Design layer, start of the top module:
module layer #(
    parameter DATA_WIDTH = 8,                  
    parameter INPUT_SIZE = 28,                  
    parameter KERNEL_SIZE = 3,                
    parameter POOL_SIZE = 2,                    
    parameter STRIDE = 1,                          
    parameter ACTIVATION_TYPE = 1'b1,        
    parameter POOL_TYPE = 1'b1                     
)(
    input clk, global_rst, ce,
    input [DATA_WIDTH-1:0] myInput,
    input [KERNEL_SIZE*KERNEL_SIZE*DATA_WIDTH-1:0] weight,
    input [DATA_WIDTH-1:0] bias,
    output [DATA_WIDTH-1:0] data_out,
    output valid_op, 
    output end_op
);
    wire[DATA_WIDTH-1:0] conv_op;
    wire [DATA_WIDTH-1:0] act_op;
    wire valid_conv, end_conv;
    wire valid_pooling;
    assign valid_pooling = valid_conv && (!end_conv);
    convolver #(
        .DATA_WIDTH(DATA_WIDTH), 
        .INPUT_SIZE(INPUT_SIZE), 
        .KERNEL_SIZE(KERNEL_SIZE), 
        .STRIDE(STRIDE)
    ) conv(
        .clk(clk),
        .ce(ce),
        .global_rst(global_rst),
        .myInput(myInput),
        .weight(weight),
        .bias(bias),
        .conv_op(conv_op),
        .valid_conv(valid_conv),
        .end_conv(end_conv)
    );
    relu_activation #(.DATA_WIDTH(DATA_WIDTH)) relu_act(
        .data_in(conv_op),
        .data_out(act_op)
    );
    pooler #(
        .INPUT_SIZE(INPUT_SIZE-KERNEL_SIZE+1),
        .POOL_SIZE(POOL_SIZE), 
        .DATA_WIDTH(DATA_WIDTH), 
        .POOL_TYPE(POOL_TYPE)
    ) max_pooling(
        .clk(clk),
        .ce(valid_pooling),
        .master_rst(global_rst),
        .data_in(act_op),
        .data_out(data_out),
        .valid_op(valid_op),
        .end_op(end_op)
    );
endmodule
Settings: LEC_CHECK=0, CAP_MARGIN=20, CORE_MARGIN=2, CORE_UTILIZATION=72, CTS_CLUSTER_SIZE=40, PLACE_DENSITY=0.37, SETUP_SLACK_MARGIN=0.3, SLEW_MARGIN=20; clock period 3.43 ns.
run.sh (not shown) runs the stock make flow with config.mk's settings and CLKGATE_MAP_FILE=.
The baseline completed and failed the layout checks on negative setup slack.
Edit:
ABC_AREA = 1   (was not set)
CORE_UTILIZATION = 69   (was 72)
CTS_CLUSTER_SIZE = not set   (was 40)
PLACE_DENSITY = not set   (was 0.37)
SETUP_SLACK_MARGIN = not set   (was 0.3)
clock period = 2.88 ns   (was 3.43 ns; I/O delays follow)
The changed run produced a layout that fails on negative setup slack.
Clock power climbs by about 10%.
Sequential share of layout area drops by 0.65 points.
Critical path depth does not change.
Sequential power climbs by about 20%.
Core utilization drops by 6.2 points.
Edit:
ABC_AREA = 0   (was 1)
CELL_PAD_IN_SITES_GLOBAL_PLACEMENT = 2   (was not set)
CORE_UTILIZATION = 52   (was 69)
CTS_CLUSTER_SIZE = 100   (was not set)
MAX_ROUTING_LAYER = met4   (was not set)
clock period = 5.0 ns   (was 2.88 ns; I/O delays follow)
Outcome: The new run finished clean; wire length came out lower by 23%; register-to-register slack gains 1900 ps; power went down by 47%; sequential power decreases by 42%; sequential share of layout area rises by 3.3 points.
Edit:
ABC_AREA = 1   (was 0)
CELL_PAD_IN_SITES_GLOBAL_PLACEMENT = 3   (was 2)
CORE_UTILIZATION = 40   (was 52)
CTS_CLUSTER_SIZE = not set   (was 100)
MAX_ROUTING_LAYER = not set   (was met4)
Effect: Synthesized cell count climbs by 36%. Clock-buffer cell count is higher by 3. Worst hold slack gets worse by 11 ps.
Edit:
CELL_PAD_IN_SITES_GLOBAL_PLACEMENT = not set   (was 3)
CORE_ASPECT_RATIO = 1.39   (was not set)
CORE_UTILIZATION = 72   (was 40)
CTS_CLUSTER_SIZE = 10   (was not set)
PLACE_DENSITY_LB_ADDON = 0.12   (was not set)
SETUP_SLACK_MARGIN = 0.32   (was not set)
clock period = 1.08 ns   (was 5.0 ns; I/O delays follow)
Effect:
- Now the flow stopped in clock tree synthesis (4_1_cts) (DPL-0033)
- synthesized area is unchanged
- die size shrinks by 44%
- synthesized cell count does not change

---

Starting RTL as in the previous note.
make LEC_CHECK=0 ABC_AREA=0 CAP_MARGIN=20 CELL_PAD_IN_SITES_DETAIL_PLACEMENT=0 CELL_PAD_IN_SITES_GLOBAL_PLACEMENT=0 CORE_MARGIN=2 CORE_UTILIZATION=71 CTS_CLUSTER_SIZE=36 GPL_TIMING_DRIVEN=1 MAX_ROUTING_LAYER=met5 MIN_ROUTING_LAYER=met1 PLACE_DENSITY=0.65 SETUP_SLACK_MARGIN=-0.2 SLEW_MARGIN=20 TNS_END_PERCENT=5 finish   # period 2.49 ns
The baseline completed and failed the layout checks on setup timing.
Edit:
==> flow/config.mk (replaced) <==
export PLATFORM = sky130hd
export DESIGN_NAME = layer
export DESIGN_NICKNAME = layer
export VERILOG_FILES = /design/flow/design.v
export SDC_FILE = /design/flow/constraint.sdc
export NUM_CORES = 4
export LEC_CHECK = 0
export CAP_MARGIN = 20
export CORE_MARGIN = 2
export CORE_UTILIZATION = 40
export SLEW_MARGIN = 20
==> flow/constraint.sdc (replaced) <==
create_clock -name core_clock -period 4.49 [get_ports {clk}]
set_input_delay 0.8980 -clock core_clock [delete_from_list [all_inputs] [get_ports {clk}]]
set_output_delay 0.8980 -clock core_clock [all_outputs]
set_load 0.01 [all_outputs]
After rerunning: This time the run finished with timing, DRC and antenna clean; power is lower by 48%; first-iteration DRC count is lower by 27%; combinational power is lower by 56%; routed wire length is lower by 22%; flip-flop count does not change.
Edit:
--- a/flow/config.mk
+++ b/flow/config.mk
@@ -6,6 +6,10 @@
 export NUM_CORES = 4
 export LEC_CHECK = 0
+export ABC_AREA = 1
 export CAP_MARGIN = 20
+export CELL_PAD_IN_SITES_GLOBAL_PLACEMENT = 3
 export CORE_MARGIN = 2
-export CORE_UTILIZATION = 40
+export CORE_UTILIZATION = 52
+export CTS_CLUSTER_SIZE = 100
+export MAX_ROUTING_LAYER = met4
 export SLEW_MARGIN = 20
==> flow/constraint.sdc (replaced) <==
create_clock -name core_clock -period 5.0 [get_ports {clk}]
set_input_delay 1.0000 -clock core_clock [delete_from_list [all_inputs] [get_ports {clk}]]
set_output_delay 1.0000 -clock core_clock [all_outputs]
set_load 0.01 [all_outputs]
After rerunning: The changed run did not get past global placement without I/O (3_1_place_gp_skip_io) (GPL-0301); die area falls by 19%; synthesized area rises by about 5%; synthesized cell count rises by 36%.
Edit:
--- a/flow/config.mk
+++ b/flow/config.mk
@@ -8,8 +8,9 @@
 export ABC_AREA = 1
 export CAP_MARGIN = 20
-export CELL_PAD_IN_SITES_GLOBAL_PLACEMENT = 3
+export CORE_ASPECT_RATIO = 1.42
 export CORE_MARGIN = 2
-export CORE_UTILIZATION = 52
-export CTS_CLUSTER_SIZE = 100
-export MAX_ROUTING_LAYER = met4
+export CORE_UTILIZATION = 72
+export CTS_CLUSTER_SIZE = 10
+export PLACE_DENSITY_LB_ADDON = 0.17
+export SETUP_SLACK_MARGIN = 0.32
 export SLEW_MARGIN = 20
==> flow/constraint.sdc (replaced) <==
create_clock -name core_clock -period 1.08 [get_ports {clk}]
set_input_delay 0.2160 -clock core_clock [delete_from_list [all_inputs] [get_ports {clk}]]
set_output_delay 0.2160 -clock core_clock [all_outputs]
set_load 0.01 [all_outputs]
=> The new run failed in global routing (5_1_grt). Area after synthesis stays the same. Die size goes down by 27%. Synthesized cell count stays the same.
Edit:
--- a/flow/config.mk
+++ b/flow/config.mk
@@ -8,9 +8,9 @@
 export ABC_AREA = 1
 export CAP_MARGIN = 20
-export CORE_ASPECT_RATIO = 1.42
 export CORE_MARGIN = 2
 export CORE_UTILIZATION = 72
+export CTS_CLUSTER_DIAMETER = 400
 export CTS_CLUSTER_SIZE = 10
-export PLACE_DENSITY_LB_ADDON = 0.17
-export SETUP_SLACK_MARGIN = 0.32
-export SLEW_MARGIN = 20
+export PLACE_DENSITY_LB_ADDON = 0.08
+export SETUP_SLACK_MARGIN = -0.2
+export SLEW_MARGIN = 40
==> flow/constraint.sdc (replaced) <==
create_clock -name core_clock -period 2.32 [get_ports {clk}]
set_input_delay 0.4640 -clock core_clock [delete_from_list [all_inputs] [get_ports {clk}]]
set_output_delay 0.4640 -clock core_clock [all_outputs]
set_load 0.01 [all_outputs]
Now the flow finished with setup timing left.
Die size stays flat.
Synthesized area is unchanged.
Synthesized cell count stays the same.

---

12-23:
layer again, from the RTL that the note above started with.
Settings: LEC_CHECK=0, ABC_AREA=0, CAP_MARGIN=20, CELL_PAD_IN_SITES_DETAIL_PLACEMENT=0, CELL_PAD_IN_SITES_GLOBAL_PLACEMENT=0, CORE_MARGIN=2, CORE_UTILIZATION=66, CTS_CLUSTER_DIAMETER=25, CTS_CLUSTER_SIZE=36, GPL_TIMING_DRIVEN=1, MAX_ROUTING_LAYER=met4, MIN_ROUTING_LAYER=met1, SETUP_SLACK_MARGIN=1.6, SLEW_MARGIN=20; clock period 5.5 ns.
--- input diff 12-23..01-10 ---
- a deleted CELL_PAD_IN_SITES_GLOBAL_PLACEMENT that had been 0
- a change of CORE_UTILIZATION from 66 to 40
- a deleted CELL_PAD_IN_SITES_DETAIL_PLACEMENT that had been 0
- a deleted SETUP_SLACK_MARGIN that had been 1.6
- a deleted MIN_ROUTING_LAYER that had been met1
- a deleted CTS_CLUSTER_SIZE that had been 36
- a deleted ABC_AREA that had been 0
- a deleted MAX_ROUTING_LAYER that had been met4
- a deleted CTS_CLUSTER_DIAMETER that had been 25
- a deleted GPL_TIMING_DRIVEN that had been 1
- a change of the clock period (ns, I/O delays scaled along) from 5.5 to 5.0
--- outcome ---
Between 01-10 and 12-23, it is 01-10 whose share of the core filled by cells before placement is lower, by 26 points. Compared to 12-23, 01-10 has worst ir drop on vdd about 23% lower. Across both runs, site row count was higher for 01-10 than for 12-23. Of 12-23 and 01-10, the higher relative area change from synthesis to final layout belongs to 12-23.

---

== run A ==
layer again, from the RTL that the note above started with.
Settings: LEC_CHECK=0, ABC_AREA=0, CAP_MARGIN=20, CELL_PAD_IN_SITES_DETAIL_PLACEMENT=0, CELL_PAD_IN_SITES_GLOBAL_PLACEMENT=2, CORE_ASPECT_RATIO=1.88, CORE_MARGIN=6, CORE_UTILIZATION=21, CTS_CLUSTER_SIZE=44, GPL_TIMING_DRIVEN=1, HOLD_SLACK_MARGIN=0.3, MAX_ROUTING_LAYER=met5, MIN_ROUTING_LAYER=met1, PLACE_DENSITY_LB_ADDON=0.28, SETUP_SLACK_MARGIN=0.68, SLEW_MARGIN=25, TNS_END_PERCENT=30; clock period 3.28 ns.
The layout from run A, despite a flow that completed every stage, fails the layout checks, with the failing checks listed as negative setup slack.
### run A -> run B
Settings: SETUP_SLACK_MARGIN now 0.67, was 0.68; CORE_MARGIN now 2, was 6; CORE_UTILIZATION now 58, was 21; CORE_ASPECT_RATIO no longer set, was 1.88; CTS_CLUSTER_SIZE now 36, was 44; HOLD_SLACK_MARGIN no longer set, was 0.3; SLEW_MARGIN now 20, was 25; CELL_PAD_IN_SITES_GLOBAL_PLACEMENT now 1, was 2; TNS_END_PERCENT no longer set, was 30; the clock period (ns, I/O delays scaled along) now 3.38, was 3.28.
- Final checks on run B, whose flow otherwise completed, came back failing, citing negative setup slack.
- Run A finished all stages; layout check result: FAIL, due to negative setup slack.
- Delta (run B minus run A): non-clock buffer instance count of the final layout saw a decrease, clock skew has increased, via count rose by 190, sequential group share of total power +0.6 points, total global-route track usage grew by 14 points.
- Compared with run A, in run B final-layout clock-cell area share held, met2 capacity usage during global routing rose 20 points, total net switching power down 7.4%, area of the die went down by 65%.
The inputs of run C differ from those of run B as listed below.
Settings: SLEW_MARGIN changed from 20 to 15; CELL_PAD_IN_SITES_GLOBAL_PLACEMENT changed from 1 to 2; CORE_UTILIZATION changed from 58 to 21; SETUP_SLACK_MARGIN changed from 0.67 to 0.68; the clock period (ns, I/O delays scaled along) changed from 3.38 to 5.5.
### Flow results
Setup slack in run C is larger than in run B.
Count of placed standard cells in the final layout, fillers left out (lower): run B
Met1 track utilization from global routing (run C over run B): decrease, 18 points
Of run C and run B, only run C finishes the flow clean.
Finished, but not clean: run B, with negative setup slack.
Run comparison: run C worst setup path startpoint weight[25]; run B worst setup path startpoint myInput[3]
Inputs modified between run C and run D:
Settings: PLACE_DENSITY_LB_ADDON removed (was 0.28); MAX_ROUTING_LAYER changed from met5 to met4; SLEW_MARGIN changed from 15 to 20; SETUP_SLACK_MARGIN changed from 0.68 to 1.48; CELL_PAD_IN_SITES_GLOBAL_PLACEMENT changed from 2 to 0; CORE_UTILIZATION changed from 21 to 66.
Results
Switching fraction of total power: run D vs run C up 0.19 points
Run D improves on run C in final area.
Run C → run D: final worst setup slack has increased; critical path data required time has decreased.
Relative to run C, hold slack has gone down in run D.
Against run C, switching power in run D rose slightly.
Diff run C..run D | area fraction in compound gates after synthesis | unchanged
Lower final cell utilization of the core goes to run C over run D.
Run C ended up with weight[25] as its launch point of the critical path; run D ended up with myInput[4].
Modified inputs, run E compared to run D
Settings: ABC_AREA now 1, was 0; CORE_UTILIZATION now 72, was 66; CTS_CLUSTER_SIZE no longer set, was 36; MAX_ROUTING_LAYER no longer set, was met4; CELL_PAD_IN_SITES_GLOBAL_PLACEMENT no longer set, was 0; GPL_TIMING_DRIVEN no longer set, was 1; CELL_PAD_IN_SITES_DETAIL_PLACEMENT no longer set, was 0; SETUP_SLACK_MARGIN no longer set, was 1.48; CTS_CLUSTER_DIAMETER now 400, previously not set; MIN_ROUTING_LAYER no longer set, was met1; the clock period (ns, I/O delays scaled along) now 2.32, was 5.5.
## What came out
- [flow] run E | stages: complete | final checks: fail | reason: negative setup slack
- From run D to run E the numbers moved as follows: post-route cell area higher; clock network area share shows a reduction of 0.61 points; total power consumption of the routed design now larger; met1 wire length increased 29%.
- Between run D and run E, the global routing met2 resource utilization is higher for run E.
- Re total number of vias: run D and run E aren't equal, and the higher value belongs to run E.
- In the metrics for run D and run E, the one carrying the lower total cell area at the placement stage is run D.
- Row sequential share of layout area: run E lower / run D higher
- Going from run D to run E, power share of the clock group moved down, wire length saw an increase.
Power and IR drop assume default switching activity.
